==> inputs of run a <==
==> flow/design.v <==
module mdc (clk, rst_n, start, A, B, out, done);
input clk, rst_n, start;
input [7:0] A, B;
output reg [7:0] out;
output reg done;
reg [1:0] state;
reg [7:0] A_aux, B_aux;
localparam IDLE = 2'b00;
localparam SUBTRACT = 2'b01;
localparam FINISHED = 2'b10;
always @(posedge clk or negedge rst_n) begin
    if (!rst_n) begin
        state <= IDLE;
        out <= 0;
        done <= 0;
    end else begin
        done <= 0;
        case (state)
            IDLE: begin
                state <= IDLE;
                if (start) begin
                    state <= SUBTRACT;
                    A_aux <= A;
                    B_aux <= B;
                end
            end
            SUBTRACT: begin
                state <= SUBTRACT;
                if (A_aux > B_aux)
                    A_aux <= A_aux - B_aux;
                else if (B_aux > A_aux)
                    B_aux <= B_aux - A_aux;
                else
                    state <= FINISHED;
            end
            FINISHED: begin
                state <= IDLE;
                done <= 1;
                out <= A_aux;
            end
            default: state <= IDLE;
        endcase
    end
end
endmodule
==> flow/run.sh <==
#!/bin/bash
# the make line also repeats each setting of config.mk as NAME=value (left out here)
make -C /OpenROAD-flow-scripts/flow DESIGN_CONFIG=/design/flow/config.mk WORK_HOME=/design/flow/orfs CLKGATE_MAP_FILE= finish
==> flow/config.mk <==
export PLATFORM = sky130hd
export DESIGN_NAME = mdc
export DESIGN_NICKNAME = mdc
export VERILOG_FILES = /design/flow/design.v
export SDC_FILE = /design/flow/constraint.sdc
export NUM_CORES = 4
export LEC_CHECK = 0
export ABC_AREA = 1
export CAP_MARGIN = 20
export CORE_MARGIN = 2
export CORE_UTILIZATION = 68
export CTS_BUF_LIST = sky130_fd_sc_hd__clkbuf_16
export CTS_CLUSTER_DIAMETER = 332
export CTS_CLUSTER_SIZE = 95
export PLACE_DENSITY = 0.36
export SETUP_SLACK_MARGIN = 0.37
export SLEW_MARGIN = 20
==> flow/constraint.sdc <==
create_clock -name core_clock -period 2.46 [get_ports {clk}]
set_input_delay 0.4920 -clock core_clock [delete_from_list [all_inputs] [get_ports {clk}]]
set_output_delay 0.4920 -clock core_clock [all_outputs]
set_load 0.01 [all_outputs]
==> run b: changes against run a <==
ABC_AREA = not set   (was 1)
CORE_UTILIZATION = 31   (was 68)
CTS_CLUSTER_DIAMETER = not set   (was 332)
CTS_CLUSTER_SIZE = not set   (was 95)
PLACE_DENSITY = not set   (was 0.36)
SETUP_SLACK_MARGIN = not set   (was 0.37)
==> flow/constraint.sdc (replaced) <==
create_clock -name core_clock -period 2.85 [get_ports {clk}]
set_input_delay 0.5700 -clock core_clock [delete_from_list [all_inputs] [get_ports {clk}]]
set_output_delay 0.5700 -clock core_clock [all_outputs]
set_load 0.01 [all_outputs]
==> run c: changes against run a <==
ABC_AREA = not set   (was 1)
CAP_MARGIN = 0   (was 20)
CTS_CLUSTER_DIAMETER = not set   (was 332)
CTS_CLUSTER_SIZE = not set   (was 95)
PLACE_DENSITY = not set   (was 0.36)
SETUP_SLACK_MARGIN = not set   (was 0.37)
==> flow/constraint.sdc (replaced) <==
create_clock -name core_clock -period 2.21 [get_ports {clk}]
set_input_delay 0.4420 -clock core_clock [delete_from_list [all_inputs] [get_ports {clk}]]
set_output_delay 0.4420 -clock core_clock [all_outputs]
set_load 0.01 [all_outputs]
==> PnR_summary.wiki <==
== Metrics ==
{| class="wikitable"
! Metric !! Value
|-
| Run status || aborted with a tool error
|-
| Stage reached || global routing (5_1_grt)
|-
| First error line in the log || [ERROR GRT-0232] Routing congestion too high. Check the congestion heatmap in the GUI.
|-
| Count of mapped cells out of synthesis || between 200 and 250
|-
| GRT Resource Usage Total || approximately 80%
|-
| Placement Setup Slack || -0.124 ns
|-
| Top cells by area || edfxtp_1 24%, dfrtp_1 14%, ha_1 10%
|-
| Floorplan net count || ~240
|-
| Overflow after GRT || roughly 80
|-
| Yosys stat cell total || roughly 210
|-
| XOR/XNOR Fraction of Synth Area || less than 1%
|-
| GP Congestion || about 0.92
|-
| Number of standard-cell rows in the floorplan || 19
|-
| Die height || 58.0 um
|-
| Instance area at placement || ~2500 um2
|-
| Grt met2 use || 100%
|-
| PostCTS Resize Cnt || 12
|}
Source of the figures above: run c

==> PnR_summary.wiki <==
=== Synthesis and place and route ===
{| class="wikitable"
! Metric !! Value
|-
| Run status || complete, no violations
|-
| Die height || 83.9 um
|-
| PostCTS Resize Cnt || 0
|-
| Floorplan net count || 242
|-
| Grt met2 use || 21.9%
|-
| GP Congestion || ~0.84
|-
| Count of mapped cells out of synthesis || roughly 210
|-
| Top cells by area || edfxtp_1 24%, dfrtp_1 14%, ha_1 10%
|-
| Yosys stat cell total || ~200
|-
| GRT Resource Usage Total || between 10% and 20%
|}
Source of the figures above: run b

==> PnR_summary.wiki <==
=== Synthesis and place and route ===
{| class="wikitable"
! Metric !! Value
|-
| Count of mapped cells out of synthesis || around 250
|-
| Instance area at placement || about 2200 um2
|-
| Grt met2 use || around 58%
|-
| XOR/XNOR Fraction of Synth Area || approximately 1.9%
|-
| Die height || between 50 and 60 um
|-
| Floorplan net count || 283
|-
| GRT Resource Usage Total || 34.3%
|-
| Overflow after GRT || 0
|-
| GP Congestion || roughly 0.87
|-
| Top cells by area || edfxtp_1 25%, nand2_1 16%, dfrtp_1 15%
|-
| Placement Setup Slack || 0.114 ns
|-
| Routed length on met1 || ~2200 um
|-
| Yosys stat cell total || about 250
|-
| Run status || complete, no violations
|-
| Number of standard-cell rows in the floorplan || 19
|}
Source of the figures above: run a



==> run F <==
RTL: the design.v shown in full above, as it stands there.
make LEC_CHECK=0 ABC_AREA=1 CAP_MARGIN=20 CORE_MARGIN=2 CORE_UTILIZATION=69 CTS_BUF_LIST=sky130_fd_sc_hd__clkbuf_16 SLEW_MARGIN=20 finish   # period 2.64 ns
run.sh (not shown) runs the stock make flow with config.mk's settings and CLKGATE_MAP_FILE=.
==> run R: changes against run F <==
Settings changed: ABC_AREA 1 to not set, CORE_UTILIZATION 69 to 40.
==> flow/constraint.sdc (replaced) <==
create_clock -name core_clock -period 4.0 [get_ports {clk}]
set_input_delay 0.8000 -clock core_clock [delete_from_list [all_inputs] [get_ports {clk}]]
set_output_delay 0.8000 -clock core_clock [all_outputs]
set_load 0.01 [all_outputs]
==> qor summary <==
                                                                              run F               run R
Outcome                                                    timing/DRC/antenna clean  timing/DRC/antenna clean
Number of detailed-routing iterations run before antenna repair                   5                   4
Rel. slew slack                                                              0.6421              0.4458
Number of global-route vias before repair                                      1715                1499
Wire length on met2                                                         2340 µm             2122 µm
Via count                                                                      1720                1554
Source of the worst hold timing path                             state[0]$_DFF_PN1_  out[6]$_DFFE_PN0P_
Non-clock inverters                                                              44                  23
Peak supply drop                                                          0.8781 mV           0.3387 mV
Combinational Power                                                         1.36 mW            0.977 mW
Largest net degree at the start of global routing                                26                  23
Share of the core filled by cells before placement                           0.7419              0.4163
Non-CTS buffers                                                                  33                  31
Die H                                                                      56.31 µm            74.35 µm
Share of the synthesized area in the top cell type                           0.2545              0.2427
Number of warnings in the stage logs                                             37                  34
Die X                                                                      56.31 µm            74.35 µm
Vias/cell                                                                     5.603               5.232
Synth Seq Share                                                              0.4142              0.3951
Cell count listed in synth_stat.txt                                             246                 205
Xor/xnor share of the synthesized area                                      0.01856            0.008850
Growth of design area from synthesis to finish                               21.47%              21.81%
Signal buf overhead                                                          0.1375              0.1245
Power density cells                                                     1081 mW/mm²        744.0 mW/mm²
Sequential share of cell area                                                0.3410              0.3243


==> job 5905: inputs <==
RTL: the design.v shown in full above, as it stands there.
Settings: LEC_CHECK=0, CAP_MARGIN=40, CORE_MARGIN=2, CORE_UTILIZATION=72, CTS_BUF_LIST=sky130_fd_sc_hd__clkbuf_16, CTS_CLUSTER_SIZE=69, GPL_ROUTABILITY_DRIVEN=0, GPL_TIMING_DRIVEN=1, PLACE_DENSITY=0.38, SETUP_SLACK_MARGIN=0.29, SLEW_MARGIN=20; clock period 3.94 ns.
==> job 6975 (differences from job 5905) <==
CORE_UTILIZATION = 68   (was 72)
CTS_CLUSTER_SIZE = 89   (was 69)
GPL_ROUTABILITY_DRIVEN = default   (was 0)
PLACE_DENSITY = default   (was 0.38)
SETUP_SLACK_MARGIN = -0.13   (was 0.29)
==> job 2225 (differences from job 5905) <==
CAP_MARGIN = 20   (was 40)
CORE_UTILIZATION = 43   (was 72)
CTS_CLUSTER_SIZE = default   (was 69)
GPL_ROUTABILITY_DRIVEN = default   (was 0)
GPL_TIMING_DRIVEN = default   (was 1)
HOLD_SLACK_MARGIN = 0.23   (was default)
PLACE_DENSITY = default   (was 0.38)
SETUP_SLACK_MARGIN = default   (was 0.29)
==> flow/constraint.sdc (replaced) <==
create_clock -name core_clock -period 4.0 [get_ports {clk}]
set_input_delay 0.8000 -clock core_clock [delete_from_list [all_inputs] [get_ports {clk}]]
set_output_delay 0.8000 -clock core_clock [all_outputs]
set_load 0.01 [all_outputs]
==> job 1536 (differences from job 5905) <==
CAP_MARGIN = 20   (was 40)
CORE_UTILIZATION = 68   (was 72)
CTS_CLUSTER_SIZE = 23   (was 69)
GPL_ROUTABILITY_DRIVEN = default   (was 0)
GPL_TIMING_DRIVEN = default   (was 1)
PLACE_DENSITY = default   (was 0.38)
SETUP_SLACK_MARGIN = default   (was 0.29)
==> flow/constraint.sdc (replaced) <==
create_clock -name core_clock -period 2.16 [get_ports {clk}]
set_input_delay 0.4320 -clock core_clock [delete_from_list [all_inputs] [get_ports {clk}]]
set_output_delay 0.4320 -clock core_clock [all_outputs]
set_load 0.01 [all_outputs]
==> comparison table <==
quantity	job 5905	job 6975	job 2225	job 1536
Wirelength per Cell	21.3 um	17.8 um	15.6 um	-
Critical path launch point type	flip-flop	flip-flop	flip-flop	-
Sequential share of cell area	33.1%	33.5%	33.2%	-
Pre-Place Util	73.7%	71.8%	45.1%	71.8%
TAP cells	31	31	52	-
Combinational cell power	1050 uW	1000 uW	925 uW	-
Crit Reg-Reg Startpoint	A_aux[0]	A_aux[4]	A_aux[0]	-
Clock buf count	3	3	3	-
Max cap viols	0	0	0	-
End of the worst hold path	out[3]	out[4]	out[3]	-
NetSw	812 uW	745 uW	701 uW	-
Final instance count without filler cells	260	260	280	-
Result of the run	timing/DRC/antenna clean	timing/DRC/antenna clean	timing/DRC/antenna clean	stopped before the end
Last stage reached	-	-	-	global routing (5_1_grt)
Critical path class	reg -> reg	reg -> reg	reg -> reg	-
Power figures rest on the tool's default switching activity, not on a simulated workload.
